==> run a <==
## fir
module fir(
    input clk,                               
    input signed [15:0] noisy_signal,        
    output signed [15:0] filtered_signal     
);
export LEC_CHECK = 0
export CAP_MARGIN = 10
export CELL_PAD_IN_SITES_DETAIL_PLACEMENT = 1
export CELL_PAD_IN_SITES_GLOBAL_PLACEMENT = 1
export CORE_ASPECT_RATIO = 1.56
export CORE_MARGIN = 8
export CORE_UTILIZATION = 41
export CTS_CLUSTER_DIAMETER = 328
export GPL_TIMING_DRIVEN = 1
export MIN_ROUTING_LAYER = met1
export PLACE_DENSITY_LB_ADDON = 0.18
export SETUP_SLACK_MARGIN = 0.64
export SLEW_MARGIN = 0
export TNS_END_PERCENT = 50
create_clock -name core_clock -period 6.91 [get_ports {clk}]
run.sh (not shown) runs the stock make flow with config.mk's settings and CLKGATE_MAP_FILE=.
==> run b: changes against run a <==
Settings changed: ABC_AREA set to 1, CAP_MARGIN 10 to 20, CELL_PAD_IN_SITES_DETAIL_PLACEMENT 1 to unset, CELL_PAD_IN_SITES_GLOBAL_PLACEMENT 1 to unset, CORE_ASPECT_RATIO 1.56 to unset, CORE_MARGIN 8 to 2, CORE_UTILIZATION 41 to 72, CTS_CLUSTER_DIAMETER 328 to unset, CTS_CLUSTER_SIZE set to 72, GPL_TIMING_DRIVEN 1 to unset, MIN_ROUTING_LAYER met1 to unset, PLACE_DENSITY_LB_ADDON 0.18 to unset, SETUP_SLACK_MARGIN 0.64 to -0.07, SLEW_MARGIN 0 to 20, TNS_END_PERCENT 50 to unset.
==> flow/constraint.sdc (replaced) <==
create_clock -name core_clock -period 4.07 [get_ports {clk}]
set_input_delay 0.8140 -clock core_clock [delete_from_list [all_inputs] [get_ports {clk}]]
set_output_delay 0.8140 -clock core_clock [all_outputs]
set_load 0.01 [all_outputs]
==> run c: changes against run a <==
Settings changed: ABC_AREA set to 1, CAP_MARGIN 10 to 20, CELL_PAD_IN_SITES_DETAIL_PLACEMENT 1 to unset, CELL_PAD_IN_SITES_GLOBAL_PLACEMENT 1 to unset, CORE_ASPECT_RATIO 1.56 to unset, CORE_MARGIN 8 to 2, CORE_UTILIZATION 41 to 72, CTS_CLUSTER_DIAMETER 328 to 231, CTS_CLUSTER_SIZE set to 41, GPL_TIMING_DRIVEN 1 to unset, MIN_ROUTING_LAYER met1 to unset, PLACE_DENSITY_LB_ADDON 0.18 to 0.21, SETUP_SLACK_MARGIN 0.64 to unset, SLEW_MARGIN 0 to 20, TNS_END_PERCENT 50 to unset.
==> flow/constraint.sdc (replaced) <==
create_clock -name core_clock -period 1.21 [get_ports {clk}]
set_input_delay 0.2420 -clock core_clock [delete_from_list [all_inputs] [get_ports {clk}]]
set_output_delay 0.2420 -clock core_clock [all_outputs]
set_load 0.01 [all_outputs]
==> run d: changes against run a <==
Settings changed: CAP_MARGIN 10 to 15, CELL_PAD_IN_SITES_DETAIL_PLACEMENT 1 to 0, CELL_PAD_IN_SITES_GLOBAL_PLACEMENT 1 to 0, CORE_ASPECT_RATIO 1.56 to unset, CORE_MARGIN 8 to 2, CORE_UTILIZATION 41 to 70, CTS_CLUSTER_SIZE set to 21, PLACE_DENSITY_LB_ADDON 0.18 to unset, SLEW_MARGIN 0 to 15.
==> flow/constraint.sdc (replaced) <==
create_clock -name core_clock -period 4.8 [get_ports {clk}]
set_input_delay 0.9600 -clock core_clock [delete_from_list [all_inputs] [get_ports {clk}]]
set_output_delay 0.9600 -clock core_clock [all_outputs]
set_load 0.01 [all_outputs]
==> impl_table.tex <==
% Implementation results table
\begin{tabular}{lr}
\hline
Metric & Value \\
\hline
\multicolumn{2}{l}{\textbf{Die}} \\
Die area & between 90000 and 100000 um\^{}2 \\
Area of the placeable core & 90300 um\^{}2 \\
\multicolumn{2}{l}{\textbf{Run status}} \\
Status & did not finish \\
Failing step & global routing (5\_1\_grt) \\
Run Error & [ERROR GRT-0232] Routing congestion too high. Check the congestion heatmap in the GUI. \\
\multicolumn{2}{l}{\textbf{Clock network}} \\
CTS max path bufs & 3 \\
\hline
\end{tabular}
The numbers above come from run b.

==> impl_table.tex <==
% Implementation results table
\begin{tabular}{lr}
\hline
Metric & Value \\
\hline
\multicolumn{2}{l}{\textbf{Run status}} \\
Status & did not finish \\
Failing step & clock tree synthesis (4\_1\_cts) \\
Run Error & [ERROR DPL-0038] Utilization greater than 100\%, impossible to legalize \\
\multicolumn{2}{l}{\textbf{Place}} \\
Post-placement cell area & around 85000 um\^{}2 \\
Pre-CTS worst setup slack & -3.37 ns \\
DPL Wire Length & 217000 um \\
\multicolumn{2}{l}{\textbf{Die}} \\
Area of the placeable core & about 90000 um\^{}2 \\
Starting density of the core & $\sim$73\% \\
Die area & roughly 94000 um\^{}2 \\
\multicolumn{2}{l}{\textbf{Yosys}} \\
Post-synthesis chip area from yosys & 65900 um\^{}2 \\
Largest cells by area & sky130\_fd\_sc\_hd\_\_dfxtp\_1 21\%, sky130\_fd\_sc\_hd\_\_ha\_1 19\%, sky130\_fd\_sc\_hd\_\_fa\_1 16\%, sky130\_fd\_sc\_hd\_\_nand2\_1 14\%, sky130\_fd\_sc\_hd\_\_inv\_1 13\% \\
Net count after synthesis & between 10000 and 15000 \\
Syn Inst Count & just over 9000 \\
\hline
\end{tabular}
The numbers above come from run c.

==> impl_table.tex <==
% Auto-generated results table
\begin{tabular}{lr}
\hline
Metric & Value \\
\hline
\multicolumn{2}{l}{\textbf{Die}} \\
Area of the placeable core & 136000 um\^{}2 \\
Die area & roughly 150000 um\^{}2 \\
\multicolumn{2}{l}{\textbf{Place}} \\
Cells after DPL & approximately 7600 \\
\multicolumn{2}{l}{\textbf{Run status}} \\
Status & finished clean \\
\multicolumn{2}{l}{\textbf{Clock network}} \\
CTS max path bufs & 3 \\
\multicolumn{2}{l}{\textbf{Finish}} \\
Filler-free cell count of the finished design & 7699 \\
\hline
\end{tabular}
The numbers above come from run a.

==> impl_table.tex <==
% Auto-generated results table
\begin{tabular}{lr}
\hline
Metric & Value \\
\hline
\multicolumn{2}{l}{\textbf{Run status}} \\
Causes of the layout check failure & negative setup slack \\
Status & finished with violations \\
\multicolumn{2}{l}{\textbf{Final timing}} \\
Worst path setup slack after routing & -0.521 ns \\
Post-route minimum period & roughly 5.3 ns \\
Endpoints failing setup & 23 \\
\multicolumn{2}{l}{\textbf{Die}} \\
Area of the placeable core & just under 80000 um\^{}2 \\
Die area & $\sim$82000 um\^{}2 \\
\multicolumn{2}{l}{\textbf{Yosys}} \\
Average cell area after synthesis & around 9.7 um\^{}2 \\
\multicolumn{2}{l}{\textbf{Clock network}} \\
CTS max path bufs & 3 \\
\multicolumn{2}{l}{\textbf{Place}} \\
Final Wtd Congestion & between 0.9 and 1 \\
Cells after DPL & between 7000 and 8000 \\
\hline
\end{tabular}
The numbers above come from run d.


==> willow <==
fir again, from the RTL that the note above started with.
Settings: LEC_CHECK=0, ABC_AREA=1, CAP_MARGIN=10, CELL_PAD_IN_SITES_DETAIL_PLACEMENT=1, CELL_PAD_IN_SITES_GLOBAL_PLACEMENT=1, CORE_ASPECT_RATIO=1.56, CORE_MARGIN=8, CORE_UTILIZATION=41, CTS_CLUSTER_DIAMETER=122, GPL_TIMING_DRIVEN=0, MIN_ROUTING_LAYER=met2, PLACE_DENSITY_LB_ADDON=0.18, SLEW_MARGIN=0, TNS_END_PERCENT=50; clock period 6.53 ns.
==> quartz: changes against willow <==
- CAP_MARGIN: 10 -> 20
- CELL_PAD_IN_SITES_DETAIL_PLACEMENT: 1 -> not set
- CELL_PAD_IN_SITES_GLOBAL_PLACEMENT: 1 -> not set
- CORE_ASPECT_RATIO: 1.56 -> 1.41
- CORE_MARGIN: 8 -> 2
- CORE_UTILIZATION: 41 -> 72
- CTS_CLUSTER_DIAMETER: 122 -> 329
- CTS_CLUSTER_SIZE: not set -> 97
- GPL_TIMING_DRIVEN: 0 -> not set
- HOLD_SLACK_MARGIN: not set -> 0.13
- MIN_ROUTING_LAYER: met2 -> not set
- PLACE_DENSITY_LB_ADDON: 0.18 -> 0.2
- SETUP_SLACK_MARGIN: not set -> -0.32
- SLEW_MARGIN: 0 -> 20
- TNS_END_PERCENT: 50 -> not set
==> flow/constraint.sdc (replaced) <==
create_clock -name core_clock -period 3.31 [get_ports {clk}]
set_input_delay 0.6620 -clock core_clock [delete_from_list [all_inputs] [get_ports {clk}]]
set_output_delay 0.6620 -clock core_clock [all_outputs]
set_load 0.01 [all_outputs]
==> violet: changes against willow <==
- CAP_MARGIN: 10 -> 20
- CELL_PAD_IN_SITES_DETAIL_PLACEMENT: 1 -> not set
- CELL_PAD_IN_SITES_GLOBAL_PLACEMENT: 1 -> not set
- CORE_ASPECT_RATIO: 1.56 -> not set
- CORE_MARGIN: 8 -> 2
- CORE_UTILIZATION: 41 -> 72
- CTS_CLUSTER_DIAMETER: 122 -> 400
- CTS_CLUSTER_SIZE: not set -> 79
- GPL_TIMING_DRIVEN: 0 -> not set
- MIN_ROUTING_LAYER: met2 -> not set
- PLACE_DENSITY_LB_ADDON: 0.18 -> not set
- SETUP_SLACK_MARGIN: not set -> 0.46
- SLEW_MARGIN: 0 -> 20
- TNS_END_PERCENT: 50 -> not set
==> flow/constraint.sdc (replaced) <==
create_clock -name core_clock -period 1.64 [get_ports {clk}]
set_input_delay 0.3280 -clock core_clock [delete_from_list [all_inputs] [get_ports {clk}]]
set_output_delay 0.3280 -clock core_clock [all_outputs]
set_load 0.01 [all_outputs]
==> xenon: changes against willow <==
- ABC_AREA: 1 -> not set
- CAP_MARGIN: 10 -> 20
- CELL_PAD_IN_SITES_DETAIL_PLACEMENT: 1 -> 0
- CELL_PAD_IN_SITES_GLOBAL_PLACEMENT: 1 -> 0
- CORE_ASPECT_RATIO: 1.56 -> not set
- CORE_MARGIN: 8 -> 2
- CORE_UTILIZATION: 41 -> 67
- CTS_CLUSTER_DIAMETER: 122 -> 328
- GPL_TIMING_DRIVEN: 0 -> 1
- MIN_ROUTING_LAYER: met2 -> met1
- PLACE_DENSITY_LB_ADDON: 0.18 -> not set
- SETUP_SLACK_MARGIN: not set -> 0.64
- SLEW_MARGIN: 0 -> 15
==> flow/constraint.sdc (replaced) <==
create_clock -name core_clock -period 4.8 [get_ports {clk}]
set_input_delay 0.9600 -clock core_clock [delete_from_list [all_inputs] [get_ports {clk}]]
set_output_delay 0.9600 -clock core_clock [all_outputs]
set_load 0.01 [all_outputs]
==> notes.md <==
The tools report the stage where the run ended as clock tree synthesis. The run stopped with a tool error. Total placed cells including tap cells: 11,300. The run gives 0.0903 mm^2 as the placeable core region.

The number of distinct library cells after synthesis was 37. The floorplan step set the die width to 306 um. The first error in the log reads "[ERROR DPL-0033] detailed placement checks failed during check placement".

The run gives -2740 ps as the worst setup slack after placement. The top cell type's share of synthesized area came out at 0.208. The share of synthesized area spent on multiplexers works out to 0. Ranked by total cell area, the synthesized netlist is headed by sky130_fd_sc_hd__dfxtp_1 (21%), sky130_fd_sc_hd__ha_1 (19%), sky130_fd_sc_hd__fa_1 (16%), sky130_fd_sc_hd__nand2_1 (14%), sky130_fd_sc_hd__inv_1 (13%). The register area share after synthesis was 0.208.
Source of the figures above: violet

==> notes.md <==
The reasons given for failing layout checks are setup timing. The run finished, with violations left. The number of endpoints failing setup at the final stage came out at 19. The run gives 91 as the number of distinct library cells after synthesis. By area the synthesized netlist is led by sky130_fd_sc_hd__dfxtp_1 (24%), sky130_fd_sc_hd__ha_1 (22%), sky130_fd_sc_hd__fa_1 (18%), sky130_fd_sc_hd__inv_1 (8.0%), sky130_fd_sc_hd__xnor2_1 (4.9%). With the final setup slack of the worst path at -425 ps, the total placed cells including tap cells is 7,156.
Source of the figures above: xenon

==> notes.md <==
The die is 337 um wide. The share of synthesized area spent on multiplexers came out at 0. With the top cell type's share of synthesized area at 0.208, the register area share after synthesis is 0.208.

By area the synthesized netlist is led by sky130_fd_sc_hd__dfxtp_1 (21%), sky130_fd_sc_hd__ha_1 (19%), sky130_fd_sc_hd__fa_1 (16%), sky130_fd_sc_hd__nand2_1 (14%), sky130_fd_sc_hd__inv_1 (13%). The run finished with no timing, DRC or antenna violations.
Source of the figures above: willow

==> notes.md <==
For the register area share after synthesis, the log shows 0.208. The tool reported: "[ERROR GRT-0116] Global routing finished with congestion. Check the congestion regions in the DRC Viewer". The flow did not finish.

Yosys attributes the largest share of cell area to sky130_fd_sc_hd__dfxtp_1 (21%), sky130_fd_sc_hd__ha_1 (19%), sky130_fd_sc_hd__fa_1 (16%), sky130_fd_sc_hd__nand2_1 (14%), sky130_fd_sc_hd__inv_1 (13%). The die is 259 um wide. Counting tap cells, the placed design contains a total of 11,000 instances.

The netlist uses 37 different library cells. The share of synthesized area spent on multiplexers works out to 0. The flow halted during global routing.
Source of the figures above: quartz

